==> flow/design.v <==
`timescale 1ns / 1ps
module signalReceive(clk, rst, SCK, MOSI, byteReceived, dataByte, SSEL);
input clk;
input rst;
input SCK, SSEL, MOSI;
output byteReceived;
output [7:0] dataByte;
reg [2:0] bitcnt;
reg byte_received;   
reg [7:0] byte_data_received;
assign byteReceived = byte_received;
assign dataByte = byte_data_received;
reg [2:0] SCKr;  
reg [2:0] SSELr;  
reg [1:0] MOSIr; 
always @(posedge clk) 
begin
  if (rst)
    SCKr <= 3'b000;
  else
    SCKr <= {SCKr[1:0], SCK};
end
wire SCK_risingedge = (SCKr[2:1]==2'b01);   
wire SCK_fallingedge = (SCKr[2:1]==2'b10);   
always @(posedge clk) 
begin
  if (rst)
    SSELr <= 3'b111;
  else
    SSELr <= {SSELr[1:0], SSEL};
end
wire SSEL_active = ~SSELr[1];   
wire SSEL_startmessage = (SSELr[2:1]==2'b10);   
wire SSEL_endmessage = (SSELr[2:1]==2'b01);   
always @(posedge clk) 
begin
  MOSIr <= {MOSIr[0], MOSI};
end
wire MOSI_data = MOSIr[1];
always @(posedge clk)
begin
  if(rst)
  begin
    bitcnt <= 3'b000;
  end
  else if(~SSEL_active)
  begin
    bitcnt <= 3'b000;
  end
  else
  begin
    if(SCK_risingedge)
    begin
      bitcnt <= bitcnt + 3'b001;
      byte_data_received <= {byte_data_received[6:0], MOSI_data};
    end
  end
end
always @(posedge clk)
begin    
  if (rst)
    byte_received <= 1'b0;
  else
    byte_received <= SSEL_active && SCK_risingedge && (bitcnt==3'b111);
end 
endmodule
module sending(clk, rst, SCK, MISO, SSEL, data, signalReceived, byteSent);
input clk;
input rst;
input SCK;
output MISO;
input SSEL;
input [7:0] data;
input signalReceived;
output byteSent;
reg byte_sent;
assign byteSent = byte_sent;
reg [7:0] byte_data_sent;
reg byte_sent_2clk;
reg [2:0] cnt;
reg [2:0] SCKr;  
always @(posedge clk) 
begin
 if (rst)
   SCKr <= 3'b000;
 else
   SCKr <= {SCKr[1:0], SCK};
end
wire SCK_risingedge = (SCKr[2:1]==2'b01);   
wire SCK_fallingedge = (SCKr[2:1]==2'b10);   
reg [2:0] SSELr;  
always @(posedge clk) 
begin
  if (rst)
    SSELr <= 3'b111;
  else
    SSELr <= {SSELr[1:0], SSEL};
end
wire SSEL_active = ~SSELr[1];   
wire SSEL_startmessage = (SSELr[2:1]==2'b10);   
wire SSEL_endmessage = (SSELr[2:1]==2'b01);   
always @(posedge clk) 
begin
  if(rst)
  begin
    cnt <= 3'b000;
    byte_data_sent <= 8'h00;
  end
  else if(signalReceived)
  begin
    if(~SSEL_active) 
    begin
      cnt<=3'b000;   
    end
    else
    begin
      if(byte_sent_2clk)
      begin
        byte_data_sent <= data;
      end
      if(SCK_risingedge)
      begin
        cnt <= cnt + 3'b001;
        byte_data_sent <= {byte_data_sent[6:0], 1'b0};
      end
    end
  end
end
always @(posedge clk)
begin
  if(rst)
  begin
    byte_sent_2clk <= 1'b0;
    byte_sent <= 1'b0;
  end
  else if(signalReceived)
  begin
    if (byte_sent_2clk)
    begin
      byte_sent_2clk <= 1'b0;
    end
    if (byte_sent)
    begin
      byte_sent_2clk <= 1'b1;
      byte_sent <= SSEL_active && SCK_risingedge && (cnt==3'b111);
    end
    else
    begin
      byte_sent <= SSEL_active && SCK_risingedge && (cnt==3'b111);
    end
  end
end
assign MISO = byte_data_sent[7];   
endmodule
`timescale 1ns / 1ps
module signalProcess(clk, rst, SCK, MOSI, MISO, SSEL);
input clk;
input rst;
input SCK, SSEL, MOSI;
output MISO;
wire [7:0] dataByte;
wire [7:0] sendByte;
reg [7:0] compressedX [63:0];
reg [6:0] inputCounter;
wire byte_received;
reg signalReceived;
wire byteSent;
integer i;
integer j;
assign sendByte = compressedX[j[5:0]];
signalReceive srA(.clk(clk), .rst(rst), .SCK(SCK), .MOSI(MOSI), .byteReceived(byte_received), .dataByte(dataByte), .SSEL(SSEL));
always @(posedge clk)
begin 
  if(rst)
  begin
    i <= 0;
    inputCounter <= 7'b0000000;
  end
  else if(~signalReceived)
  begin
    if(byte_received)
    begin
      i <= i+1;
      inputCounter <= inputCounter + 7'b0000001; 
    end
  end
end
always @(posedge clk)
begin 
  if(~rst && ~signalReceived && byte_received && i >= 0 && i < 64)
    compressedX[i[5:0]] <= dataByte;
end
always @(posedge clk)
begin
  if(rst)
    signalReceived <= 1'b0;
  else
    signalReceived <= (inputCounter == 7'b1000000);
end
sending sB(.clk(clk), .rst(rst), .SCK(SCK), .MISO(MISO), .SSEL(SSEL), .data(sendByte), .signalReceived(signalReceived), .byteSent(byteSent));
always @(posedge clk)
begin
  if(rst)
    j <= -1;
  else if(signalReceived)
  begin
    if(byteSent)
    begin
      j <= j+1;
    end 
  end
end
endmodule
==> flow/run.sh <==
#!/bin/bash
# the make line also repeats each setting of config.mk as NAME=value (left out here)
make -C /OpenROAD-flow-scripts/flow DESIGN_CONFIG=/design/flow/config.mk WORK_HOME=/design/flow/orfs CLKGATE_MAP_FILE= finish
==> flow/config.mk <==
export PLATFORM = sky130hd
export DESIGN_NAME = signalProcess
export DESIGN_NICKNAME = signalProcess
export VERILOG_FILES = /design/flow/design.v
export SDC_FILE = /design/flow/constraint.sdc
export NUM_CORES = 4
export LEC_CHECK = 0
export ABC_AREA = 0
export CAP_MARGIN = 30
export CELL_PAD_IN_SITES_GLOBAL_PLACEMENT = 3
export CORE_ASPECT_RATIO = 0.79
export CORE_MARGIN = 3
export CORE_UTILIZATION = 16
export CTS_CLUSTER_SIZE = 85
export GPL_ROUTABILITY_DRIVEN = 0
export HOLD_SLACK_MARGIN = 0.18
export MIN_ROUTING_LAYER = met2
export PLACE_DENSITY_LB_ADDON = 0.25
export SETUP_SLACK_MARGIN = 0.17
export SLEW_MARGIN = 20
export TNS_END_PERCENT = 100
==> flow/constraint.sdc <==
create_clock -name core_clock -period 3.1 [get_ports {clk}]
set_input_delay 0.6200 -clock core_clock [delete_from_list [all_inputs] [get_ports {clk}]]
set_output_delay 0.6200 -clock core_clock [all_outputs]
set_load 0.01 [all_outputs]
==> results of run 1 <==
==> layer usage <==
layer  global-route usage, %  part of all wire (%)  vias to the layer above
li1                        -                     -                     5517
met1                       -                     0                     5689
met2                    14.8                    48                     4775
met3                    21.6                    47                      213
met4                    2.68                   3.2                       20
met5                    5.98                   1.5                        -
==> per-stage QoR <==
step           worst slack [ns]  instance area (um^2)  setup TNS, ns
6_report                  0.356                 29000              0
3_3_place_gp            -0.0349                 26600         -0.267
2_1_floorplan             0.786                 23400              0
5_1_grt                   0.156                 29000              0
4_1_cts                   0.183                 28900              0
3_5_place_dp              0.190                 26600              0
==> layout make-up <==
| class | instances | area (um^2) | area share, % |
|---|---|---|---|
| inverter | 11 | 41.3 | 0.142 |
| clock buffer | 84 | 1830 | 6.28 |
| multi-input combinational | 641 | 5860 | 20.2 |
| tap | 1953 | 2440 | 8.41 |
| clock inverter | 45 | 477 | 1.64 |
| sequential | 596 | 17100 | 59.0 |
| antenna | 8 | 20.0 | 0.0689 |
| timing repair buffer | 149 | 1230 | 4.25 |
==> timing repair <==
action                                  in CTS  in global routing
setup buffers                                0                  7
resized                                      0                  2
endpoints found under the setup margin       0                  3
hold endpoints to repair                     0                  0
==> impl_metrics.yaml, run 1 <==
# generated from flow reports
logic_synthesis:
  synth-simple-area-share_pct: 7.10
  avgSynthCellArea_um2: 17.8
  synthCells: 1317
  logic_family: "multiplexers"
  yosys_area_um2: 23400
  mux_share_pct: 13.4
  syn-cell-area_um2: 23400
  synth.largest_area_cell: "edfxtp_1"
  synth.distinct_cells: 54
  ys_sh_xor_pct: 1.27
  ff_type: "edfxtp_1"
  synthAdderAreaFrac_pct: 0.481
  synthTopCellsByCount: "520 x edfxtp_1, 131 x nor2_1, 126 x mux4_2"
  synthAoiAreaFrac_pct: 2.69
  synth.most_common_cell: "edfxtp_1"
  area_leaders: "edfxtp_1 67%, mux4_2 12%, dfxtp_1 6.5%"
  synthArstFlopShare_pct: 0
  fp_nets: 1331
  top_area_share_pct: 66.8
  postSynthSeqShare_pct: 73.3
  ys_warn_count: 3
  edf_count: 520
  ys_cells: 1317
  synth-seq-cells: 596
status:
  outcome: "no timing/DRC/antenna violations"
placed_design:
  dp_hpwl_mm: 44.6
  io_buffers: 5
  placedCellCount: 3342
final_timing:
  finalClockPeriodUsage_pct: 88.5
  fin_hold_ws_ns: 0.328
  drv_slew: 0
  min_period_ns: 2.74
  fin_skew_ns: 0.0238
  finalSetupViolCount: 0
  hold_violations: 0
  rsz0062_at_grt: "no"
  relSlewSlack_pct: 37.5
  tightest_slew_ns: 0.932
  clock.fmax_mhz: 364
clocking:
  clock_latency_ns: 0.66
  cts_buffers: 71
  max-clock-path-buffers: 3
  clock-sinks: 596
  clockRootBuffer: "clkbuf_16"
  cts_tree: "done"
  htree_levels: 3
  cts_hold_buf: 0
  cts.clk_slew.worst_paths_ns: 0.06
min_path:
  hold_end: "srA.MOSIr[1]"
  hp-start: "srA.MOSIr[0]"
  hold_path_depth: 0
  hp-class: "flop to flop"
final_layout:
  finalNetCount: 1484
  fillCellCount: 15424
  final_cells: 3487
  area_growth_syn_to_layout_pct: 24.2
  finish.utilization_pct: 20.0
power:
  p_comb_uw: 56.1
  p_int_uw: 13500
  p_seq_uw: 8600
  maxPowerGroup: "registers"
  clk-power_uw: 8500
  pwr-share-clk_pct: 49.5
  max-vdd-ir-drop_mv: 0.352
  leakage_uw: 0.00913
  power_frac_seq_pct: 50.1
  netSwitchingPower_uw: 3620
  power.density_nw_per_um2: 591
  power_uw: 17200
  pwr-share-comb_pct: 0.3
  switching_share_pct: 21.1
worst_setup_path:
  path_delay_family: "AND-OR/OR-AND gates"
  path_class: "flop to flop"
  r2r_cells: 6
  cp_max_fo: 23
  worstPathCellList: "buf_4 -> mux4_2 -> mux2i_1 -> o21ai_0 -> a311oi_1 -> a221oi_1"
  crit_path_end: "sB.byte_data_sent[6]"
  path_depth: 6
  slowest_stage: "dfxtp_4"
  worst-endpoint-arrival_ns: 3.24
  cp-end-kind: "flop"
  path_buffers: 1
  rrSetupSlack_ns: 0.36
  cp.required_ns: 3.60
  worstSetupStartpointType: "flop"
  cpPeakStageDelay_ns: 0.55
  r2r_end: "sB.byte_data_sent[6]"
drt:
  ant_nets: 0
  wl_mm: 71.9
  vias_per_cell: 4.65
  routedWlPerCell_um: 20.6
  drc: 0
  dr.pass1.iters: 6
  drt_iter0_drc: 1708
  vias: 16214
global_route:
  grt_pass1_vias: 19817
  overflow: 0
  antenna_found_initial: 3
  grt_usage_pct: 14.2
  grt_max_degree: 66
  grt_pass1_wl_mm: 102
floorplan:
  fp-utilization_pct: 16.1
  fp.dieArea_um2: 151000
  die_h_um: 346
  die_w_um: 436
  io_pins: 6
  core_um2: 145000
  rows: 124
job:
  warning_count: 29
  cap_violations: 0
==> run 2, diff against run 1 <==
- ABC_AREA: 0 -> not set
- CAP_MARGIN: 30 -> 0
- CELL_PAD_IN_SITES_GLOBAL_PLACEMENT: 3 -> not set
- CORE_ASPECT_RATIO: 0.79 -> not set
- CORE_MARGIN: 3 -> 2
- CORE_UTILIZATION: 16 -> 72
- CTS_CLUSTER_DIAMETER: not set -> 305
- CTS_CLUSTER_SIZE: 85 -> 13
- GPL_ROUTABILITY_DRIVEN: 0 -> not set
- HOLD_SLACK_MARGIN: 0.18 -> not set
- MIN_ROUTING_LAYER: met2 -> not set
- PLACE_DENSITY_LB_ADDON: 0.25 -> 0.02
- SETUP_SLACK_MARGIN: 0.17 -> 0.22
- SLEW_MARGIN: 20 -> 40
- TNS_END_PERCENT: 100 -> not set
- clock period: 3.1 -> 2.52 ns (I/O delays scaled with it)
==> impl_metrics.yaml, run 2 <==
# generated from flow reports
drt:
  wl_mm: 54.0
  drt_iter0_drc: 1794
  vias: 12921
  vias_per_cell: 6.77
  dr.pass1.iters: 6
  ant_nets: 0
  routedWlPerCell_um: 28.3
  drc: 0
floorplan:
  fp-utilization_pct: 73.6
  die_w_um: 184
  core_um2: 31800
  die_h_um: 184
  io_pins: 6
  rows: 65
  fp.dieArea_um2: 33900
final_timing:
  finalClockPeriodUsage_pct: 90.8
  relSlewSlack_pct: 46.5
  fin_skew_ns: 0.0194
  rsz0062_at_grt: "yes"
  drv_slew: 0
  finalSetupViolCount: 0
  hold_violations: 0
  final.setup.tns_ns: 0
  tightest_slew_ns: 0.797
  min_period_ns: 2.29
  clock.fmax_mhz: 437
logic_synthesis:
  logic_family: "multiplexers"
  synth.largest_area_cell: "edfxtp_1"
  mux_share_pct: 13.4
  area_leaders: "edfxtp_1 67%, mux4_2 12%, dfxtp_1 6.5%"
  synth-seq-cells: 596
  synthCells: 1317
  ys_sh_xor_pct: 1.27
  edf_count: 520
  top_area_share_pct: 66.8
  fp_nets: 1331
  synthTopCellsByCount: "520 x edfxtp_1, 131 x nor2_1, 126 x mux4_2"
  syn-cell-area_um2: 23400
  yosys_area_um2: 23400
  ys_warn_count: 3
  synthAdderAreaFrac_pct: 0.481
  synth-simple-area-share_pct: 7.10
  synth.distinct_cells: 54
  ff_type: "edfxtp_1"
  synth.most_common_cell: "edfxtp_1"
  synthArstFlopShare_pct: 0
  ys_cells: 1317
  postSynthSeqShare_pct: 73.3
  avgSynthCellArea_um2: 17.8
  synthAoiAreaFrac_pct: 2.69
min_path:
  hold_end: "srA.MOSIr[1]"
  hp-start: "srA.MOSIr[0]"
  hold_path_depth: 0
  hp-class: "flop to flop"
global_route:
  grt_pass1_wl_mm: 80.4
  antenna_found_initial: 1
  grt_max_degree: 66
  grt_pass1_vias: 12853
  grt_usage_pct: 33.1
  overflow: 0
power:
  p_comb_uw: 60.6
  power_uw: 17600
  p_seq_uw: 10600
  maxPowerGroup: "registers"
  max-vdd-ir-drop_mv: 0.926
  clk-power_uw: 7000
  pwr-share-clk_pct: 39.7
  netSwitchingPower_uw: 3310
  power_frac_seq_pct: 60.0
  pwr-share-comb_pct: 0.3
  p_int_uw: 14300
  power.density_nw_per_um2: 671
  switching_share_pct: 18.8
  leakage_uw: 0.00869
worst_setup_path:
  worst-endpoint-arrival_ns: 2.71
  path_buffers: 1
  cp-end-kind: "flop"
  path_class: "flop to flop"
  cp_max_fo: 19
  cpPeakStageDelay_ns: 0.56
  rrSetupSlack_ns: 0.23
  path_delay_family: "multiplexers"
  worstSetupStartpointType: "flop"
  slowest_stage: "mux4_2"
  worstPathCellList: "buf_8 -> mux4_2 -> mux2i_1 -> o21ai_0 -> a311oi_2 -> a221oi_1"
  cp.required_ns: 2.94
  crit_path_end: "sB.byte_data_sent[1]"
  path_depth: 6
  r2r_end: "sB.byte_data_sent[1]"
  r2r_cells: 6
placed_design:
  placedCellCount: 1823
  io_buffers: 5
  place_area_um2: 24700
  routabilityCongestion: 0.926
  dp_hpwl_mm: 32.8
job:
  cap_violations: 0
  warning_count: 30
final_layout:
  finalNetCount: 1456
  finish.utilization_pct: 82.7
  design_area_um2: 26300
  fillCellCount: 1501
  area_growth_syn_to_layout_pct: 12.4
  final_cells: 1908
clocking:
  max-clock-path-buffers: 3
  post_cts_buffers: 0
  clock_latency_ns: 0.57
  clock-sinks: 596
  cts.clk_slew.worst_paths_ns: 0.06
  cts_buffers: 51
  htree_levels: 2
  cts_tree: "done"
  cts_hold_buf: 0
  clockRootBuffer: "clkbuf_16"
status:
  outcome: "no timing/DRC/antenna violations"
run 2: through the flow:
| stage | hold slack [ns] | setup slack [ns] |
|---|---|---|
| floorplan | 0.310 | 0.277 |
| global placement | 0.322 | 0.138 |
| detailed placement | 0.334 | 0.110 |
| CTS | 0.343 | 0.224 |
| global route | 0.344 | 0.187 |
| finish | 0.345 | 0.232 |
run 2: cell type report:
cell class	instances	area, um^2	area share, %
clock inverters	2	12.5	0.0476
well taps	435	544	2.07
repair buffers	141	1240	4.72
flip-flops and latches	596	17100	65.2
clock buffers	81	1390	5.28
diodes	1	2.50	0.00952
inverters	11	41.3	0.157
multi-input cells	641	5920	22.5
run 2: timing repair:
action	4_1_cts	5_1_grt
setup endpoints to repair	18	518
cloned	0	1
resized	3	23
pin swaps	0	2
run 2: metal layers:
layer | vias up | global-route usage, % | wire, um
met5 | - | 0 | 0
met4 | 0 | 10.4 | 1610
met3 | 111 | 5.99 | 5750
met2 | 786 | 53.4 | 26600
met1 | 6566 | 47.2 | 20100
li1 | 5458 | - | -
==> run 3, diff against run 2 <==
- CAP_MARGIN: 0 -> 20
- CTS_CLUSTER_DIAMETER: 305 -> 374
- CTS_CLUSTER_SIZE: 13 -> 25
- PLACE_DENSITY_LB_ADDON: 0.02 -> 0.16
- SETUP_SLACK_MARGIN: 0.22 -> -0.46
- SLEW_MARGIN: 40 -> 20
- clock period: 2.52 -> 5.64 ns (I/O delays scaled with it)
==> impl_metrics.yaml, run 3 <==
# generated from flow reports
status:
  outcome: "no timing/DRC/antenna violations"
logic_synthesis:
  avgSynthCellArea_um2: 17.8
  area_leaders: "edfxtp_1 67%, mux4_2 12%, dfxtp_1 6.5%"
  mux_share_pct: 13.4
  ys_warn_count: 3
  synth.most_common_cell: "edfxtp_1"
  yosys_area_um2: 23400
  ys_sh_xor_pct: 1.27
  logic_family: "multiplexers"
  synthArstFlopShare_pct: 0
  synth.largest_area_cell: "edfxtp_1"
  synth-seq-cells: 596
  synth.distinct_cells: 54
  ff_type: "edfxtp_1"
  synthCells: 1317
  synthTopCellsByCount: "520 x edfxtp_1, 131 x nor2_1, 126 x mux4_2"
  edf_count: 520
  synthAoiAreaFrac_pct: 2.69
  top_area_share_pct: 66.8
  synth-simple-area-share_pct: 7.10
  fp_nets: 1331
  postSynthSeqShare_pct: 73.3
  syn-cell-area_um2: 23400
  synthAdderAreaFrac_pct: 0.481
  ys_cells: 1317
worst_setup_path:
  path_depth: 6
  path_buffers: 1
  cpPeakStageDelay_ns: 0.86
  r2r_end: "compressedX[40][5]"
  cp-end-kind: "flop"
  worstSetupStartpointType: "input port"
  path_class: "input port to flop"
  cp_max_fo: 8
  path_delay_family: "simple AND/OR/NAND/NOR gates"
  worstPathCellList: "buf_2 -> nor4_1 -> nand4_1 -> nor2_1 -> nand3_1 -> nor2_1"
  critical_path.startpoint: "rst"
  crit_path_frequent_cell: "nor2_1"
  cp.required_ns: 5.85
  worst-endpoint-arrival_ns: 3.77
  slowest_stage: "nand3_1"
  r2r-start: "signalReceived"
  rrSetupSlack_ns: 2.17
  r2r_cells: 6
  crit_path_end: "compressedX[40][5]"
clocking:
  clock-sinks: 596
  post_cts_buffers: 0
  max-clock-path-buffers: 3
  cts_hold_buf: 0
  cts_tree: "done"
  clockRootBuffer: "clkbuf_16"
  cts.clk_slew.worst_paths_ns: 0.10
  clock_latency_ns: 0.58
  htree_levels: 1
  cts_buffers: 27
  ctsResizeCount: 0
job:
  cap_violations: 0
  warning_count: 29
final_timing:
  rsz0062_at_grt: "no"
  finalSetupViolCount: 0
  hold_violations: 0
  final.setup.tns_ns: 0
  min_period_ns: 3.56
  drv_slew: 0
  finalClockPeriodUsage_pct: 63.1
  fin_skew_ns: 0.0143
  tightest_slew_ns: 1.09
  fin_hold_ws_ns: 0.334
  clock.fmax_mhz: 281
  relSlewSlack_pct: 27.3
final_layout:
  finalNetCount: 1314
  area_growth_syn_to_layout_pct: 5.00
  fillCellCount: 1697
  design_area_um2: 24600
placed_design:
  routabilityCongestion: 0.868
  dp_hpwl_mm: 31.2
  place_area_um2: 23800
  io_buffers: 5
drt:
  vias_per_cell: 6.99
  ant_nets: 0
  diodes: 0
  drc: 0
  dr.pass1.iters: 8
  drt_iter0_drc: 1875
  routedWlPerCell_um: 29.5
  wl_mm: 51.8
  vias: 12267
power:
  p_seq_uw: 4720
  netSwitchingPower_uw: 1270
  power_frac_seq_pct: 68.1
  p_int_uw: 5670
  max-vdd-ir-drop_mv: 0.378
  pwr-share-comb_pct: 0.4
  switching_share_pct: 18.2
  leakage_uw: 0.00770
  p_comb_uw: 25.3
  power.density_nw_per_um2: 282
  pwr-share-clk_pct: 31.6
  maxPowerGroup: "registers"
  clk-power_uw: 2190
  power_uw: 6940
floorplan:
  fp-utilization_pct: 73.6
  die_w_um: 184
  core_um2: 31800
  fp.dieArea_um2: 33900
  rows: 65
  io_pins: 6
  die_h_um: 184
min_path:
  hold_path_depth: 0
  hp-start: "srA.MOSIr[0]"
  hold_end: "srA.MOSIr[1]"
  hp-class: "flop to flop"
global_route:
  grt_usage_pct: 31.6
  overflow: 0
  antenna_found_initial: 0
  grt_pass1_wl_mm: 76.9
  grt_pass1_vias: 11628
  grt_max_degree: 76
## run 3: metal layers
metal	up-vias	wire, um	GRT usage [%]
met3	107	5760	4.86
met2	845	24800	50.1
li1	5165	-	-
met4	0	1580	8.26
met1	6150	19600	47.6
met5	-	0	0
## run 3: layout make-up
type	count	area, um^2	share of cell area [%]
Multi-Input combinational cell	641	5850	23.8
Clock inverter	1	8.76	0.0357
Tap cell	435	544	2.22
Inverter	11	41.3	0.168
Clock buffer	49	779	3.17
Sequential cell	596	17100	69.8
Timing Repair Buffer	23	193	0.785
## run 3: stage by stage
step / setup WS [ns] / cells / utilization (%)
after floorplan: 2.82 / 1317 / -
after global placement: 1.74 / 1706 / 74.7
after detailed placement: 1.60 / 1706 / 74.7
after CTS: 2.20 / 1756 / 77.2
after global routing: 2.03 / 1756 / 77.2
final: 2.08 / 1756 / 77.2
==> run 4, diff against run 3 <==
- CORE_UTILIZATION: 72 -> 67
- CTS_CLUSTER_DIAMETER: 374 -> not set
- CTS_CLUSTER_SIZE: 25 -> 97
- PLACE_DENSITY: not set -> 0.37
- PLACE_DENSITY_LB_ADDON: 0.16 -> not set
- SETUP_SLACK_MARGIN: -0.46 -> not set
- clock period: 5.64 -> 11.5 ns (I/O delays scaled with it)
==> impl_metrics.yaml, run 4 <==
# generated from flow reports
drt:
  vias: 12303
  drt_iter0_drc: 1568
  routedWlPerCell_um: 29.2
  diodes: 0
  vias_per_cell: 6.72
  drc: 0
  dr.pass1.iters: 6
  wl_mm: 53.4
  ant_nets: 0
power:
  pwr-share-clk_pct: 43.0
  maxPowerGroup: "registers"
  pwr-share-comb_pct: 0.3
  leakage_uw: 0.00818
  p_seq_uw: 2320
  clk-power_uw: 1760
  power_uw: 4090
  switching_share_pct: 18.7
  netSwitchingPower_uw: 765
  max-vdd-ir-drop_mv: 0.159
  power.density_nw_per_um2: 160
  power_frac_seq_pct: 56.7
  p_int_uw: 3320
  p_comb_uw: 12.1
global_route:
  grt_pass1_wl_mm: 78.9
  grt_max_degree: 77
  grt_pass1_vias: 12098
  antenna_found_initial: 0
  grt_usage_pct: 30.7
  overflow: 0
placed_design:
  routabilityCongestion: 0.921
  dp_hpwl_mm: 31.1
  io_buffers: 5
worst_setup_path:
  path_depth: 7
  path_buffers: 2
  critical_path.startpoint: "rst"
  r2r_cells: 5
  worstSetupStartpointType: "input port"
  r2r_end: "compressedX[38][5]"
  slowest_stage: "nand4_1"
  cp_max_fo: 76
  path_class: "input port to flop"
  cp-end-kind: "flop"
  crit_path_end: "compressedX[38][5]"
  cpPeakStageDelay_ns: 0.98
  rrSetupSlack_ns: 7.91
  worstPathCellList: "buf_2 -> buf_4 -> nor4_1 -> nand4_1 -> nor2_1 -> nand4_1 -> nor2_1"
  cp.required_ns: 11.73
  r2r-start: "i[24]"
  path_delay_family: "simple AND/OR/NAND/NOR gates"
  worst-endpoint-arrival_ns: 5.51
logic_synthesis:
  synth.largest_area_cell: "edfxtp_1"
  postSynthSeqShare_pct: 73.3
  synthCells: 1317
  synth-simple-area-share_pct: 7.10
  synth-seq-cells: 596
  ff_type: "edfxtp_1"
  top_area_share_pct: 66.8
  ys_sh_xor_pct: 1.27
  synthAdderAreaFrac_pct: 0.481
  logic_family: "multiplexers"
  area_leaders: "edfxtp_1 67%, mux4_2 12%, dfxtp_1 6.5%"
  synthTopCellsByCount: "520 x edfxtp_1, 131 x nor2_1, 126 x mux4_2"
  synth.most_common_cell: "edfxtp_1"
  synthArstFlopShare_pct: 0
  synthAoiAreaFrac_pct: 2.69
  avgSynthCellArea_um2: 17.8
  edf_count: 520
  mux_share_pct: 13.4
  yosys_area_um2: 23400
  syn-cell-area_um2: 23400
  fp_nets: 1331
  synth.distinct_cells: 54
  ys_warn_count: 3
  ys_cells: 1317
final_timing:
  fin_hold_ws_ns: 0.353
  final.setup.tns_ns: 0
  min_period_ns: 5.27
  finalClockPeriodUsage_pct: 45.9
  finalSetupViolCount: 0
  rsz0062_at_grt: "no"
  clock.fmax_mhz: 190
  drv_slew: 0
  fin_skew_ns: 0.0216
  hold_violations: 0
  relSlewSlack_pct: 23.3
  tightest_slew_ns: 1.15
final_layout:
  finalNetCount: 1344
  regArea_um2: 17100
  fillCellCount: 2015
  area_growth_syn_to_layout_pct: 9.21
  finish.utilization_pct: 74.1
  mi_logic_area_um2: 5840
status:
  outcome: "no timing/DRC/antenna violations"
clocking:
  clock-sinks: 596
  cts_buffers: 55
  cts_hold_buf: 0
  cts_tree: "done"
  max-clock-path-buffers: 3
  htree_levels: 2
  post_cts_buffers: 0
  ctsResizeCount: 0
  cts.clk_slew.worst_paths_ns: 0.06
  clockRootBuffer: "clkbuf_16"
  clock_latency_ns: 0.61
min_path:
  hold_path_depth: 0
  hp-class: "flop to flop"
  hold_end: "srA.MOSIr[1]"
  hp-start: "srA.MOSIr[0]"
floorplan:
  die_w_um: 191
  core_um2: 34500
  rows: 68
  fp-utilization_pct: 67.9
  io_pins: 6
  die_h_um: 191
  fp.dieArea_um2: 36400
job:
  cap_violations: 0
  warning_count: 31
run 4: metal layers:
layer / share of wire [%] / GRT usage, % / vias to the layer above
li1: - / - / 5258
met1: 40 / 44.2 / 6301
met2: 49 / 48.7 / 650
met3: 8.9 / 5.45 / 94
met4: 2.8 / 9.99 / 0
met5: 0 / 0 / -
run 4: per-stage QoR:
step,setup WS (ns),cell area (um^2),cells
after CTS,6.29,25500,1831
final,6.23,25500,1831
after global routing,6.03,25500,1831
after floorplan,7.51,23400,1317
after global placement,5.71,23800,1728
after detailed placement,5.67,23800,1728
run 4: cell type report:
class	instances	share of cell area (%)
Sequential cell	596	67.1
Clock inverter	36	1.20
Timing Repair Buffer	25	0.764
Clock buffer	67	5.65
Tap cell	455	2.23
Inverter	11	0.162
Multi-Input combinational cell	641	22.9
==> run 5, diff against run 4 <==
- ABC_AREA: not set -> 0
- CAP_MARGIN: 20 -> 0
- CELL_PAD_IN_SITES_GLOBAL_PLACEMENT: not set -> 3
- CORE_ASPECT_RATIO: not set -> 0.79
- CORE_MARGIN: 2 -> 3
- CORE_UTILIZATION: 67 -> 51
- CTS_CLUSTER_SIZE: 97 -> 74
- GPL_ROUTABILITY_DRIVEN: not set -> 0
- HOLD_SLACK_MARGIN: not set -> 0.18
- MIN_ROUTING_LAYER: not set -> met2
- PLACE_DENSITY: 0.37 -> not set
- PLACE_DENSITY_LB_ADDON: not set -> 0.25
- SETUP_SLACK_MARGIN: not set -> 0.17
- TNS_END_PERCENT: not set -> 100
- clock period: 11.5 -> 3.1 ns (I/O delays scaled with it)
==> impl_metrics.yaml, run 5 <==
# generated from flow reports
status:
  outcome: "no timing/DRC/antenna violations"
worst_setup_path:
  r2r_cells: 7
  rrSetupSlack_ns: 0.31
  worst-endpoint-arrival_ns: 3.12
  path_depth: 7
  crit_path_end: "compressedX[36][5]"
  r2r_end: "compressedX[36][5]"
  worstPathCellList: "nor4_1 -> nand4_1 -> nor2_1 -> nand3_1 -> buf_4 -> nor2_1 -> buf_4"
  critical_path.startpoint: "i[10]"
  slowest_stage: "nor4_1"
  path_delay_family: "simple AND/OR/NAND/NOR gates"
  worstSetupStartpointType: "flop"
  r2r-start: "i[10]"
  cp_max_fo: 6
  path_buffers: 2
  path_class: "flop to flop"
  cp.required_ns: 3.43
  cp-end-kind: "flop"
  cpPeakStageDelay_ns: 0.61
logic_synthesis:
  synthAdderAreaFrac_pct: 0.481
  mux_share_pct: 13.4
  avgSynthCellArea_um2: 17.8
  yosys_area_um2: 23400
  fp_nets: 1331
  ys_cells: 1317
  top_area_share_pct: 66.8
  ff_type: "edfxtp_1"
  synthCells: 1317
  synthTopCellsByCount: "520 x edfxtp_1, 131 x nor2_1, 126 x mux4_2"
  synth-simple-area-share_pct: 7.10
  postSynthSeqShare_pct: 73.3
  synth.most_common_cell: "edfxtp_1"
  synthArstFlopShare_pct: 0
  synth.distinct_cells: 54
  ys_warn_count: 3
  synth-seq-cells: 596
  logic_family: "multiplexers"
  synth.largest_area_cell: "edfxtp_1"
  syn-cell-area_um2: 23400
  ys_sh_xor_pct: 1.27
  area_leaders: "edfxtp_1 67%, mux4_2 12%, dfxtp_1 6.5%"
  synthAoiAreaFrac_pct: 2.69
  edf_count: 520
drt:
  routedWlPerCell_um: 27.1
  vias_per_cell: 7.72
  diodes: 0
  wl_mm: 56.5
  vias: 16105
  ant_nets: 0
  dr.pass1.iters: 6
  drc: 0
  drt_iter0_drc: 2252
placed_design:
  io_buffers: 5
  dp_hpwl_mm: 34.9
  placedCellCount: 1980
  place_area_um2: 24900
final_layout:
  design_area_um2: 26800
  final_cells: 2087
  finalNetCount: 1451
  area_growth_syn_to_layout_pct: 14.4
  finish.utilization_pct: 59.3
  fillCellCount: 3363
final_timing:
  rsz0062_at_grt: "no"
  clock.fmax_mhz: 359
  relSlewSlack_pct: 35.0
  tightest_slew_ns: 0.974
  min_period_ns: 2.79
  fin_skew_ns: 0.0358
  finalClockPeriodUsage_pct: 89.9
  final.setup.tns_ns: 0
  drv_slew: 0
  hold_violations: 0
  finalSetupViolCount: 0
global_route:
  overflow: 0
  grt_pass1_vias: 18941
  grt_max_degree: 66
  grt_usage_pct: 34.8
  grt_pass1_wl_mm: 84.7
  antenna_found_initial: 0
floorplan:
  core_um2: 45200
  die_w_um: 247
  fp.dieArea_um2: 48500
  fp-utilization_pct: 51.8
  io_pins: 6
  die_h_um: 196
  rows: 69
power:
  p_comb_uw: 49.5
  p_int_uw: 12700
  max-vdd-ir-drop_mv: 0.474
  netSwitchingPower_uw: 3100
  p_seq_uw: 8600
  power.density_nw_per_um2: 589
  power_frac_seq_pct: 54.6
  pwr-share-comb_pct: 0.3
  pwr-share-clk_pct: 45.1
  leakage_uw: 0.00884
  switching_share_pct: 19.7
  power_uw: 15800
  clk-power_uw: 7110
  maxPowerGroup: "registers"
clocking:
  max-clock-path-buffers: 3
  htree_levels: 2
  post_cts_buffers: 0
  cts_buffers: 57
  clock-sinks: 596
  clock_latency_ns: 0.64
  cts_hold_buf: 0
  clockRootBuffer: "clkbuf_16"
  cts_tree: "done"
  cts.clk_slew.worst_paths_ns: 0.06
  ctsResizeCount: 0
min_path:
  hold_end: "srA.MOSIr[1]"
  hp-start: "srA.MOSIr[0]"
  hold_path_depth: 0
  hp-class: "flop to flop"
job:
  cap_violations: 0
  warning_count: 29
## run 5: cell type report
class | count | area, um^2 | share of cell area (%)
clock buffer | 73 | 1560 | 5.82
inverter | 11 | 41.3 | 0.154
clock inverter | 33 | 318 | 1.19
sequential | 596 | 17100 | 64.1
multi-input combinational | 641 | 5840 | 21.8
timing repair buffer | 130 | 1110 | 4.14
tap | 603 | 754 | 2.82
## run 5: layer usage
layer  vias up  GRT usage, %  routed length [um]
li1       5434             -                   -
met1      5608             -                   0
met2      4710          39.3               28000
met3       332          50.3               25100
met4        21          6.17                2970
met5         -          10.1                 480
## run 5: per-stage QoR
step                hold WS, ns  setup slack (ns)
floorplan                 0.310             0.786
detailed placement        0.318             0.393
CTS                       0.333             0.351
global route              0.336             0.274
finish                    0.329             0.313
global placement          0.314             0.398
==> run 6, diff against run 5 <==
- ABC_AREA: 0 -> 1
- CAP_MARGIN: 0 -> 20
- CELL_PAD_IN_SITES_GLOBAL_PLACEMENT: 3 -> not set
- CORE_ASPECT_RATIO: 0.79 -> not set
- CORE_MARGIN: 3 -> 2
- CORE_UTILIZATION: 51 -> 72
- CTS_CLUSTER_SIZE: 74 -> 15
- GPL_ROUTABILITY_DRIVEN: 0 -> not set
- HOLD_SLACK_MARGIN: 0.18 -> not set
- MIN_ROUTING_LAYER: met2 -> not set
- PLACE_DENSITY_LB_ADDON: 0.25 -> 0.02
- SETUP_SLACK_MARGIN: 0.17 -> 0.73
- TNS_END_PERCENT: 100 -> not set
- clock period: 3.1 -> 2.52 ns (I/O delays scaled with it)
==> impl_metrics.yaml, run 6 <==
# generated from flow reports
clocking:
  htree_levels: 2
  clockRootBuffer: "clkbuf_16"
  cts.clk_slew.worst_paths_ns: 0.07
  clock_latency_ns: 0.62
  cts_tree: "done"
  max-clock-path-buffers: 3
  clock-sinks: 596
  cts_buffers: 55
worst_setup_path:
  cp.required_ns: 2.98
  cpPeakStageDelay_ns: 0.47
  path_depth: 14
  path_buffers: 4
  worstSetupStartpointType: "flop"
  path_class: "flop to flop"
  path_delay_family: "simple AND/OR/NAND/NOR gates"
  crit_path_frequent_cell: "nand2_1"
  r2r_end: "sB.byte_data_sent[0]"
  worstPathCellList: "buf_12 -> buf_12 -> buf_4 -> buf_16 -> nand2_1 -> nand3_1 -> nand3_1 -> nand2_1 -> nand2_1 -> nand3_2 -> nand3_2 -> nand2_2 -> nand2_2 -> a21oi_2"
  cp-end-kind: "flop"
  worst-endpoint-arrival_ns: 3.50
  slowest_stage: "nand2_1"
  rrSetupSlack_ns: -0.52
  crit_path_end: "sB.byte_data_sent[0]"
  r2r_cells: 14
  cp_max_fo: 18
logic_synthesis:
  postSynthSeqShare_pct: 70.7
  synth.largest_area_cell: "edfxtp_1"
  ys_cells: 2190
  yosys_area_um2: 24200
  synth.most_common_cell: "nand2_1"
  synthArstFlopShare_pct: 0
  synthAoiAreaFrac_pct: 1.19
  edf_count: 520
  fp_nets: 2204
  ys_warn_count: 3
  area_leaders: "edfxtp_1 64%, nand2_1 10%, nand3_1 10%"
  synthTopCellsByCount: "664 x nand2_1, 520 x edfxtp_1, 488 x nand3_1"
  ff_type: "edfxtp_1"
  mux_share_pct: 0
  synthAdderAreaFrac_pct: 0.465
  ys_sh_xor_pct: 0.506
  top_area_share_pct: 64.4
  avgSynthCellArea_um2: 11.1
  synthCells: 2190
  synth-seq-cells: 596
  synth.distinct_cells: 35
  syn-cell-area_um2: 24200
  synth-simple-area-share_pct: 24.2
  logic_family: "simple AND/OR/NAND/NOR gates"
final_timing:
  finalClockPeriodUsage_pct: 121
  clock.fmax_mhz: 329
  tightest_slew_ns: 1.10
  hold_violations: 0
  setup_slack_ns: -0.519
  min_period_ns: 3.04
  finalSetupViolCount: 1
  rsz0062_at_grt: "yes"
  fin_skew_ns: 0.0360
  fin_hold_ws_ns: 0.347
  final.setup.tns_ns: -0.519
  drv_slew: 0
  relSlewSlack_pct: 26.7
floorplan:
  die_h_um: 187
  die_w_um: 187
  fp.dieArea_um2: 35100
  rows: 67
  core_um2: 33400
  fp-utilization_pct: 72.6
  io_pins: 6
placed_design:
  placedCellCount: 2635
  pre_cts_ws_ns: -0.0913
  routabilityCongestion: 0.883
  dp_hpwl_mm: 34.3
  io_buffers: 5
power:
  pwr-share-clk_pct: 44.7
  p_int_uw: 15300
  maxPowerGroup: "registers"
  leakage_uw: 0.0113
  power_frac_seq_pct: 54.9
  p_comb_uw: 73.6
  netSwitchingPower_uw: 3910
  switching_share_pct: 20.3
  power.density_nw_per_um2: 615
  p_seq_uw: 10600
  clk-power_uw: 8610
  pwr-share-comb_pct: 0.4
  max-vdd-ir-drop_mv: 1.20
drt:
  diodes: 0
  drc: 0
  ant_nets: 0
  routedWlPerCell_um: 33.1
  wl_mm: 93.6
  vias: 21210
  dr.pass1.iters: 8
  vias_per_cell: 7.51
  drt_iter0_drc: 4949
final_layout:
  finish.utilization_pct: 93.8
  final_cells: 2826
  area_growth_syn_to_layout_pct: 29.1
  fillCellCount: 875
  finalNetCount: 2349
global_route:
  grt_pass1_wl_mm: 118
  grt_max_degree: 66
  overflow: 0
  grt_pass1_vias: 19801
  antenna_found_initial: 0
  grt_usage_pct: 45.6
min_path:
  hold_path_depth: 0
  hold_end: "srA.MOSIr[1]"
  hp-class: "flop to flop"
  hp-start: "srA.MOSIr[0]"
job:
  warning_count: 33
  cap_violations: 0
status:
  violations: "setup timing"
  outcome: "failed layout checks"
## run 6: layout make-up
| class | count | area, um^2 | area share (%) |
|---|---|---|---|
| well taps | 448 | 561 | 1.79 |
| repair inverters | 3 | 36.3 | 0.116 |
| repair buffers | 204 | 3150 | 10.1 |
| clock buffers | 69 | 1480 | 4.74 |
| clock inverters | 31 | 295 | 0.944 |
| multi-input cells | 1421 | 8330 | 26.6 |
| flip-flops and latches | 596 | 17200 | 54.9 |
| inverters | 54 | 256 | 0.820 |
## run 6: what timing repair did
action | in CTS | in global routing
gates resized | 475 | 162
hold buffers | 0 | 0
endpoints found under the setup margin | 537 | 543
pin swaps | 114 | 68
endpoints found under the hold margin | 0 | 0
gates cloned | 35 | 0
buffers inserted | 36 | 20
## run 6: per-stage QoR
| step | total power (uW) | area (um^2) |
|---|---|---|
| 2_1_floorplan | 10800 | 24300 |
| 3_3_place_gp | 10800 | 25500 |
| 3_5_place_dp | 10900 | 25500 |
| 4_1_cts | 18900 | 30400 |
| 5_1_grt | 19400 | 31300 |
| 6_report | 19300 | 31300 |
## run 6: layer usage
metal	GRT usage, %	share of wire [%]	vias up
li1	-	-	7941
met1	57.1	29	9631
met2	70.8	43	2747
met3	13.5	18	889
met4	28.3	10	2
met5	0	0.074	-
==> run 7, diff against run 6 <==
- ABC_AREA: 1 -> not set
- CORE_UTILIZATION: 72 -> 70
- CTS_CLUSTER_SIZE: 15 -> 100
- PLACE_DENSITY_LB_ADDON: 0.02 -> not set
- SETUP_SLACK_MARGIN: 0.73 -> 0.54
- clock period: 2.52 -> 2.53 ns (I/O delays scaled with it)
==> impl_metrics.yaml, run 7 <==
# generated from flow reports
status:
  outcome: "no timing/DRC/antenna violations"
logic_synthesis:
  postSynthSeqShare_pct: 73.3
  synthAoiAreaFrac_pct: 2.69
  synthAdderAreaFrac_pct: 0.481
  synthTopCellsByCount: "520 x edfxtp_1, 131 x nor2_1, 126 x mux4_2"
  syn-cell-area_um2: 23400
  logic_family: "multiplexers"
  edf_count: 520
  yosys_area_um2: 23400
  mux_share_pct: 13.4
  synth.most_common_cell: "edfxtp_1"
  ys_cells: 1317
  synth-simple-area-share_pct: 7.10
  synthCells: 1317
  synthArstFlopShare_pct: 0
  ys_sh_xor_pct: 1.27
  synth.distinct_cells: 54
  ys_warn_count: 3
  area_leaders: "edfxtp_1 67%, mux4_2 12%, dfxtp_1 6.5%"
  ff_type: "edfxtp_1"
  synth-seq-cells: 596
  avgSynthCellArea_um2: 17.8
  top_area_share_pct: 66.8
  fp_nets: 1331
  synth.largest_area_cell: "edfxtp_1"
final_timing:
  rsz0062_at_grt: "yes"
  hold_violations: 0
  fin_skew_ns: 0.0313
  finalSetupViolCount: 0
  setup_slack_ns: 0.140
  drv_slew: 0
  min_period_ns: 2.39
  tightest_slew_ns: 1.03
  finalClockPeriodUsage_pct: 94.5
  clock.fmax_mhz: 418
  relSlewSlack_pct: 31.0
  final.setup.tns_ns: 0
worst_setup_path:
  path_depth: 8
  worstSetupStartpointType: "flop"
  crit_path_end: "sB.byte_data_sent[5]"
  r2r_end: "sB.byte_data_sent[5]"
  path_buffers: 3
  rrSetupSlack_ns: 0.14
  worst-endpoint-arrival_ns: 2.81
  r2r_cells: 8
  cpPeakStageDelay_ns: 0.54
  cp-end-kind: "flop"
  cp.required_ns: 2.95
  path_class: "flop to flop"
  cp_max_fo: 5
  path_delay_family: "multiplexers"
  worstPathCellList: "buf_8 -> buf_12 -> buf_4 -> mux4_2 -> nand2_1 -> nand3_2 -> a311oi_2 -> a221oi_1"
  slowest_stage: "mux4_2"
clocking:
  clock_latency_ns: 0.61
  cts_buffers: 56
  clock-sinks: 596
  cts.clk_slew.worst_paths_ns: 0.07
  htree_levels: 2
  cts_tree: "done"
  clockRootBuffer: "clkbuf_16"
  max-clock-path-buffers: 3
  cts_hold_buf: 0
drt:
  drt_iter0_drc: 2613
  dr.pass1.iters: 10
  ant_nets: 0
  vias_per_cell: 7.49
  vias: 14873
  routedWlPerCell_um: 37.4
  drc: 0
  wl_mm: 74.3
global_route:
  grt_busiest_layer: "met2"
  use_met1_pct: 47.7
  grt_pass1_wl_mm: 92.2
  grt_util_met2_pct: 61.4
  antenna_found_initial: 4
  grt_usage_pct: 36.8
  met3_usage_pct: 6.96
  overflow: 0
  grt_max_degree: 76
  grt_pass1_vias: 13877
power:
  pwr-share-comb_pct: 0.3
  clk-power_uw: 8710
  power_frac_seq_pct: 54.5
  pwr-share-clk_pct: 45.1
  max-vdd-ir-drop_mv: 0.673
  p_comb_uw: 65.5
  maxPowerGroup: "registers"
  p_int_uw: 15500
  p_seq_uw: 10500
  switching_share_pct: 19.8
  netSwitchingPower_uw: 3820
  leakage_uw: 0.00953
  power.density_nw_per_um2: 668
floorplan:
  fp.dieArea_um2: 34900
  fp-utilization_pct: 71.5
  io_pins: 6
  die_w_um: 187
  die_h_um: 187
  core_um2: 32700
  rows: 66
placed_design:
  pre_cts_ws_ns: 0.136
  io_buffers: 5
  routabilityCongestion: 0.860
  place_area_um2: 24800
  dp_hpwl_mm: 32.7
min_path:
  hold_end: "srA.MOSIr[1]"
  hp-start: "srA.MOSIr[0]"
  hp-class: "flop to flop"
  hold_path_depth: 0
final_layout:
  area_growth_syn_to_layout_pct: 23.7
  fillCellCount: 1106
  design_area_um2: 28900
  finalNetCount: 1512
job:
  cap_violations: 0
  warning_count: 35
-- run 7: area by class of cell --
cell class              count  area [um^2]  share of cell area (%)
multi-input cells         641         6870                    23.8
clock buffers              67         1460                    5.06
inverters                  11         41.3                   0.143
well taps                 442          553                    1.91
clock inverters            35          384                    1.33
diodes                      3         7.51                  0.0260
flip-flops and latches    596        17200                    59.4
repair buffers            192         2420                    8.38
-- run 7: per-layer routing --
| layer | vias to the layer above | wire (um) |
|---|---|---|
| met5 | - | 13 |
| met4 | 2 | 6130 |
| met3 | 435 | 9500 |
| met2 | 1516 | 35900 |
| met1 | 7316 | 22700 |
| li1 | 5604 | - |
-- run 7: what timing repair did --
action,in CTS,in global routing
pin swaps,36,62
resized,92,226
gates cloned,3,6
setup endpoints to repair,529,529
setup buffers,27,32
endpoints found under the hold margin,0,0
-- run 7: through the flow --
stage	total power [uW]	cells	hold WS (ns)	utilization (%)
after floorplan	10800	1317	0.310	-
after global placement	10800	1814	0.310	75.9
after detailed placement	10800	1814	0.326	75.9
after CTS	19100	1946	0.348	84.3
after global routing	19600	1984	0.352	88.4
final	19300	1987	0.349	88.4
==> run 8, diff against run 7 <==
- CAP_MARGIN: 20 -> 35
- CELL_PAD_IN_SITES_DETAIL_PLACEMENT: not set -> 0
- CORE_MARGIN: 2 -> 6
- CORE_UTILIZATION: 70 -> 40
- CTS_CLUSTER_SIZE: 100 -> 35
- HOLD_SLACK_MARGIN: not set -> 0.2
- PLACE_DENSITY: not set -> 0.53
- SETUP_SLACK_MARGIN: 0.54 -> not set
- clock period: 2.53 -> 10.0 ns (I/O delays scaled with it)
==> impl_metrics.yaml, run 8 <==
# generated from flow reports
worst_setup_path:
  r2r_end: "sB.byte_data_sent[0]"
  path_class: "input port to flop"
  r2r_cells: 6
  worstSetupStartpointType: "input port"
  crit_path_end: "compressedX[25][7]"
  cp.required_ns: 10.24
  path_buffers: 1
  path_depth: 6
  crit_path_frequent_cell: "nor2_1"
  worst-endpoint-arrival_ns: 4.69
  worstPathCellList: "buf_2 -> nor4_1 -> nand4_1 -> nor2_1 -> nand3_1 -> nor2_1"
  cpPeakStageDelay_ns: 0.85
  slowest_stage: "nor2_1"
  path_delay_family: "simple AND/OR/NAND/NOR gates"
  cp_max_fo: 18
  critical_path.startpoint: "rst"
  cp-end-kind: "flop"
  rrSetupSlack_ns: 6.31
final_timing:
  fin_skew_ns: 0.0217
  clock.fmax_mhz: 225
  final.setup.tns_ns: 0
  min_period_ns: 4.45
  setup_slack_ns: 5.55
  drv_slew: 0
  rsz0062_at_grt: "no"
  relSlewSlack_pct: 38.3
  hold_violations: 0
  tightest_slew_ns: 0.923
  finalClockPeriodUsage_pct: 44.5
  finalSetupViolCount: 0
logic_synthesis:
  synth.distinct_cells: 54
  yosys_area_um2: 23400
  ys_sh_xor_pct: 1.27
  synthAdderAreaFrac_pct: 0.481
  synthCells: 1317
  ys_warn_count: 3
  mux_share_pct: 13.4
  synth.largest_area_cell: "edfxtp_1"
  postSynthSeqShare_pct: 73.3
  edf_count: 520
  avgSynthCellArea_um2: 17.8
  synth-seq-cells: 596
  synthArstFlopShare_pct: 0
  fp_nets: 1331
  synth-simple-area-share_pct: 7.10
  area_leaders: "edfxtp_1 67%, mux4_2 12%, dfxtp_1 6.5%"
  synth.most_common_cell: "edfxtp_1"
  ff_type: "edfxtp_1"
  synthAoiAreaFrac_pct: 2.69
  syn-cell-area_um2: 23400
  synthTopCellsByCount: "520 x edfxtp_1, 131 x nor2_1, 126 x mux4_2"
  ys_cells: 1317
  logic_family: "multiplexers"
  top_area_share_pct: 66.8
clocking:
  ctsResizeCount: 0
  clock-sinks: 596
  clockRootBuffer: "clkbuf_16"
  cts_buffers: 60
  max-clock-path-buffers: 3
  post_cts_buffers: 0
  htree_levels: 2
  cts.clk_slew.worst_paths_ns: 0.06
  clock_latency_ns: 0.63
  cts_hold_buf: 0
  cts_tree: "done"
global_route:
  grt_max_degree: 80
  antenna_found_initial: 0
  grt_usage_pct: 17.6
  grt_pass1_wl_mm: 83.5
  grt_pass1_vias: 11883
  overflow: 0
job:
  warning_count: 29
  cap_violations: 0
final_layout:
  regArea_um2: 17100
  area_growth_syn_to_layout_pct: 12.4
  fillCellCount: 4883
  finalNetCount: 1352
  design_area_um2: 26300
  mi_logic_area_um2: 5840
drt:
  drt_iter0_drc: 1134
  met2WireLength_mm: 26.5
  vias: 12033
  routedWlPerCell_um: 26.4
  vias_per_cell: 5.60
  wl_met1_mm: 25.8
  drc: 0
  diodes: 0
  ant_nets: 0
  wl_met3_mm: 3.34
  dr.pass1.iters: 5
  highest_layer: "met4"
  wl_mm: 56.8
floorplan:
  rows: 88
  die_w_um: 254
  die_h_um: 254
  fp.dieArea_um2: 64400
  io_pins: 6
  core_um2: 57700
  fp-utilization_pct: 40.5
placed_design:
  pre_cts_ws_ns: 4.85
  dp_hpwl_mm: 33.9
  place_area_um2: 24200
  io_buffers: 5
  routabilityCongestion: 0.799
power:
  pwr-share-comb_pct: 0.3
  netSwitchingPower_uw: 959
  power.density_nw_per_um2: 189
  switching_share_pct: 19.3
  pwr-share-clk_pct: 46.1
  clk-power_uw: 2290
  power_frac_seq_pct: 53.6
  max-vdd-ir-drop_mv: 0.130
  p_int_uw: 4020
  p_seq_uw: 2670
  p_comb_uw: 14.4
  maxPowerGroup: "registers"
  leakage_uw: 0.00835
min_path:
  hp-class: "flop to flop"
  hold_path_depth: 0
  hold_end: "srA.MOSIr[1]"
  hp-start: "srA.MOSIr[0]"
status:
  outcome: "no timing/DRC/antenna violations"
run 8: per-layer routing:
| metal | track usage [%] | vias up |
|---|---|---|
| met2 | 27.4 | 439 |
| met3 | 2.99 | 74 |
| met5 | 0 | - |
| li1 | - | 5281 |
| met4 | 3.91 | 0 |
| met1 | 26.2 | 6239 |
run 8: through the flow:
stage,power (uW),hold slack (ns),std cells,utilization (%)
3_5_place_dp,2730,0.321,2040,42.0
4_1_cts,5020,0.336,2148,45.5
2_1_floorplan,2730,0.310,1317,-
3_3_place_gp,2730,0.322,2035,41.9
5_1_grt,5120,0.354,2149,45.6
6_report,4970,0.335,2149,45.6
run 8: layout make-up:
| cell class | count | area share [%] |
|---|---|---|
| repair buffers | 28 | 1.09 |
| well taps | 765 | 3.64 |
| flip-flops and latches | 596 | 65.2 |
| clock buffers | 70 | 6.09 |
| inverters | 11 | 0.157 |
| multi-input cells | 641 | 22.2 |
| clock inverters | 38 | 1.55 |
==> run 9, diff against run 8 <==
- CAP_MARGIN: 35 -> 20
- CELL_PAD_IN_SITES_DETAIL_PLACEMENT: 0 -> not set
- CORE_MARGIN: 6 -> 2
- CORE_UTILIZATION: 40 -> 71
- CTS_CLUSTER_SIZE: 35 -> not set
- HOLD_SLACK_MARGIN: 0.2 -> not set
- PLACE_DENSITY: 0.53 -> not set
- clock period: 10.0 -> 3.1 ns (I/O delays scaled with it)
==> impl_metrics.yaml, run 9 <==
# generated from flow reports
placed_design:
  dp_hpwl_mm: 32.9
  routabilityCongestion: 0.963
  io_buffers: 5
logic_synthesis:
  ff_type: "edfxtp_1"
  yosys_area_um2: 23400
  synth.distinct_cells: 54
  synthCells: 1317
  synthAoiAreaFrac_pct: 2.69
  area_leaders: "edfxtp_1 67%, mux4_2 12%, dfxtp_1 6.5%"
  synth-simple-area-share_pct: 7.10
  ys_sh_xor_pct: 1.27
  syn-cell-area_um2: 23400
  synth-seq-cells: 596
  fp_nets: 1331
  logic_family: "multiplexers"
  top_area_share_pct: 66.8
  edf_count: 520
  ys_warn_count: 3
  avgSynthCellArea_um2: 17.8
  synthAdderAreaFrac_pct: 0.481
  ys_cells: 1317
  mux_share_pct: 13.4
  synth.most_common_cell: "edfxtp_1"
  postSynthSeqShare_pct: 73.3
  synthArstFlopShare_pct: 0
  synth.largest_area_cell: "edfxtp_1"
  synthTopCellsByCount: "520 x edfxtp_1, 131 x nor2_1, 126 x mux4_2"
worst_setup_path:
  r2r-start: "i[9]"
  worstSetupStartpointType: "flop"
  path_depth: 7
  r2r_end: "compressedX[42][0]"
  worst-endpoint-arrival_ns: 3.10
  cp.required_ns: 3.38
  path_class: "flop to flop"
  cpPeakStageDelay_ns: 0.51
  r2r_cells: 7
  slowest_stage: "nor2_1"
  cp-end-kind: "flop"
  rrSetupSlack_ns: 0.28
  crit_path_end: "compressedX[42][0]"
  cp_max_fo: 8
  path_buffers: 2
  critical_path.startpoint: "i[9]"
  path_delay_family: "simple AND/OR/NAND/NOR gates"
  worstPathCellList: "nor4_1 -> nand4_1 -> nor2_1 -> nand4_1 -> buf_4 -> nor2_1 -> buf_4"
final_timing:
  tightest_slew_ns: 1.08
  relSlewSlack_pct: 27.8
  finalSetupViolCount: 0
  finalClockPeriodUsage_pct: 90.9
  hold_violations: 0
  rsz0062_at_grt: "no"
  clock.fmax_mhz: 355
  final.setup.tns_ns: 0
  min_period_ns: 2.82
  drv_slew: 0
  fin_skew_ns: 0.0204
final_layout:
  finalNetCount: 1437
  area_growth_syn_to_layout_pct: 12.6
  fillCellCount: 1614
job:
  warning_count: 31
  cap_violations: 0
clocking:
  clock_latency_ns: 0.59
  cts_hold_buf: 0
  clock-sinks: 596
  post_cts_buffers: 0
  htree_levels: 2
  ctsResizeCount: 0
  max-clock-path-buffers: 3
  cts_tree: "done"
  clockRootBuffer: "clkbuf_16"
  cts_buffers: 55
  cts.clk_slew.worst_paths_ns: 0.06
global_route:
  grt_pass1_wl_mm: 80.6
  grt_max_degree: 65
  antenna_found_initial: 0
  overflow: 0
  grt_usage_pct: 33.0
  grt_pass1_vias: 12779
drt:
  wl_mm: 54.0
  drt_iter0_drc: 1841
  vias: 12782
  drc: 0
  diodes: 0
  ant_nets: 0
  routedWlPerCell_um: 28.3
  vias_per_cell: 6.70
  dr.pass1.iters: 7
floorplan:
  fp-utilization_pct: 72.1
  io_pins: 6
  core_um2: 32500
  fp.dieArea_um2: 34400
  die_w_um: 186
  die_h_um: 186
  rows: 66
power:
  power.density_nw_per_um2: 577
  max-vdd-ir-drop_mv: 0.626
  leakage_uw: 0.00871
  power_frac_seq_pct: 56.6
  clk-power_uw: 6560
  pwr-share-comb_pct: 0.3
  power_uw: 15200
  maxPowerGroup: "registers"
  pwr-share-clk_pct: 43.1
  p_int_uw: 12300
  p_seq_uw: 8600
  netSwitchingPower_uw: 2870
  switching_share_pct: 18.9
  p_comb_uw: 46.0
min_path:
  hp-start: "srA.MOSIr[0]"
  hp-class: "flop to flop"
  hold_path_depth: 0
  hold_end: "srA.MOSIr[1]"
status:
  outcome: "no timing/DRC/antenna violations"
-- run 9: layer usage --
layer	GRT usage [%]	up-vias	share of wire (%)
li1	-	5438	-
met2	52.7	765	49
met5	0	-	0
met4	12.1	0	3.8
met3	6.24	144	10
met1	46.5	6435	37
-- run 9: layout make-up --
| type | instances | area [um^2] | area share (%) |
|---|---|---|---|
| flip-flops and latches | 596 | 17100 | 65.1 |
| multi-input cells | 641 | 5850 | 22.2 |
| clock buffers | 69 | 1490 | 5.67 |
| repair buffers | 118 | 1010 | 3.82 |
| well taps | 442 | 553 | 2.10 |
| clock inverters | 31 | 258 | 0.978 |
| inverters | 11 | 41.3 | 0.157 |
-- run 9: per-stage QoR --
stage	area, um^2	instances	hold slack (ns)	utilization (%)	worst slack [ns]
after detailed placement	24600	1808	0.332	75.8	0.141
after floorplan	23400	1317	0.310	-	0.786
after global routing	26300	1908	0.349	81.2	0.109
after CTS	26300	1908	0.343	81.2	0.320
final	26300	1908	0.349	81.2	0.281
after global placement	24600	1808	0.313	75.8	0.212
==> run 10, diff against run 9 <==
- CTS_CLUSTER_SIZE: not set -> 10
- SETUP_SLACK_MARGIN: not set -> 0.52
- clock period: 3.1 -> 2.52 ns (I/O delays scaled with it)
==> impl_metrics.yaml, run 10 <==
# generated from flow reports
worst_setup_path:
  worst-endpoint-arrival_ns: 2.94
  path_class: "flop to flop"
  r2r_cells: 8
  cpPeakStageDelay_ns: 0.54
  path_depth: 8
  path_delay_family: "AND-OR/OR-AND gates"
  rrSetupSlack_ns: -0.01
  slowest_stage: "mux4_2"
  path_buffers: 3
  r2r_end: "sB.byte_data_sent[2]"
  cp.required_ns: 2.93
  cp_max_fo: 9
  cp-end-kind: "flop"
  worstSetupStartpointType: "flop"
  worstPathCellList: "buf_6 -> buf_12 -> buf_4 -> mux4_2 -> nand2_1 -> nand3_1 -> a311oi_2 -> a221oi_1"
  crit_path_end: "sB.byte_data_sent[2]"
clocking:
  cts_buffers: 69
  clock_latency_ns: 0.59
  clock-sinks: 596
  htree_levels: 3
  max-clock-path-buffers: 3
  cts.clk_slew.worst_paths_ns: 0.05
  cts_tree: "done"
  cts_hold_buf: 0
  clockRootBuffer: "clkbuf_16"
drt:
  vias_per_cell: 7.46
  drc: 0
  ant_nets: 0
  wl_mm: 73.1
  drt_iter0_drc: 2838
  routedWlPerCell_um: 36.5
  vias: 14922
  dr.pass1.iters: 11
floorplan:
  fp.dieArea_um2: 34400
  die_h_um: 186
  rows: 66
  die_w_um: 186
  core_um2: 32500
  io_pins: 6
  fp-utilization_pct: 72.1
logic_synthesis:
  postSynthSeqShare_pct: 73.3
  synthCells: 1317
  ys_sh_xor_pct: 1.27
  logic_family: "multiplexers"
  top_area_share_pct: 66.8
  synth.distinct_cells: 54
  edf_count: 520
  fp_nets: 1331
  syn-cell-area_um2: 23400
  synth.largest_area_cell: "edfxtp_1"
  mux_share_pct: 13.4
  area_leaders: "edfxtp_1 67%, mux4_2 12%, dfxtp_1 6.5%"
  synth.most_common_cell: "edfxtp_1"
  synth-seq-cells: 596
  ys_warn_count: 3
  synthTopCellsByCount: "520 x edfxtp_1, 131 x nor2_1, 126 x mux4_2"
  avgSynthCellArea_um2: 17.8
  synth-simple-area-share_pct: 7.10
  ff_type: "edfxtp_1"
  yosys_area_um2: 23400
  synthArstFlopShare_pct: 0
  ys_cells: 1317
  synthAdderAreaFrac_pct: 0.481
  synthAoiAreaFrac_pct: 2.69
min_path:
  hp-class: "flop to flop"
  hold_path_depth: 0
  hp-start: "srA.MOSIr[0]"
  hold_end: "srA.MOSIr[1]"
placed_design:
  dp_hpwl_mm: 32.0
  io_buffers: 5
  routabilityCongestion: 0.891
global_route:
  overflow: 0
  grt_max_degree: 76
  antenna_found_initial: 2
  grt_pass1_vias: 14413
  grt_usage_pct: 41.0
  grt_pass1_wl_mm: 98.6
final_timing:
  tightest_slew_ns: 0.998
  fin_hold_ws_ns: 0.350
  min_period_ns: 2.53
  drv_slew: 0
  fin_skew_ns: 0.0228
  rsz0062_at_grt: "yes"
  relSlewSlack_pct: 33.2
  hold_violations: 0
  clock.fmax_mhz: 395
  setup_slack_ns: -0.0110
  finalClockPeriodUsage_pct: 100
  final.setup.tns_ns: -0.0110
  finalSetupViolCount: 1
power:
  p_seq_uw: 10600
  leakage_uw: 0.00955
  maxPowerGroup: "registers"
  switching_share_pct: 20.5
  pwr-share-comb_pct: 0.3
  p_int_uw: 15800
  p_comb_uw: 69.4
  power_frac_seq_pct: 53.1
  max-vdd-ir-drop_mv: 0.777
  power.density_nw_per_um2: 689
  pwr-share-clk_pct: 46.5
  clk-power_uw: 9270
  netSwitchingPower_uw: 4090
final_layout:
  finalNetCount: 1531
  mi_logic_area_um2: 6780
  regArea_um2: 17200
  area_growth_syn_to_layout_pct: 23.7
  fillCellCount: 1067
status:
  violations: "setup timing"
  outcome: "failed layout checks"
job:
  cap_violations: 0
  warning_count: 34
run 10: cell type report:
class,count,share of cell area (%)
timing repair buffer,198,8.20
tap,442,1.91
sequential,596,59.4
clock buffer,106,6.60
inverter,11,0.156
antenna,1,0.00865
multi-input combinational,641,23.4
clock inverter,5,0.329
run 10: per-layer routing:
layer	vias up	wire [um]	part of all wire [%]	GRT usage [%]
li1	5648	-	-	-
met1	7224	22800	31	53.2
met2	1621	34200	47	65.2
met3	429	10100	14	9.10
met4	0	5890	8.1	23.6
met5	-	0	0	0
run 10: repair_timing:
item                       in CTS  in global routing
cloned                          7                  1
pin swaps                      67                 22
setup endpoints to repair     524                532
setup buffers                  43                 20
resized                       277                 41
run 10: through the flow:
step	setup slack [ns]	cell area (um^2)	instances	total power, uW	util, %
after floorplan	0.280	23500	1317	10800	-
after global placement	-0.000760	24800	1817	10800	76.3
after detailed placement	-0.0953	24800	1817	10900	76.3
after CTS	0.269	28600	1978	19700	88.0
after global routing	-0.0218	28900	2000	20200	89.1
final	-0.0110	28900	2000	19900	89.1
Power figures rest on the tool's default switching activity, not on a simulated workload.
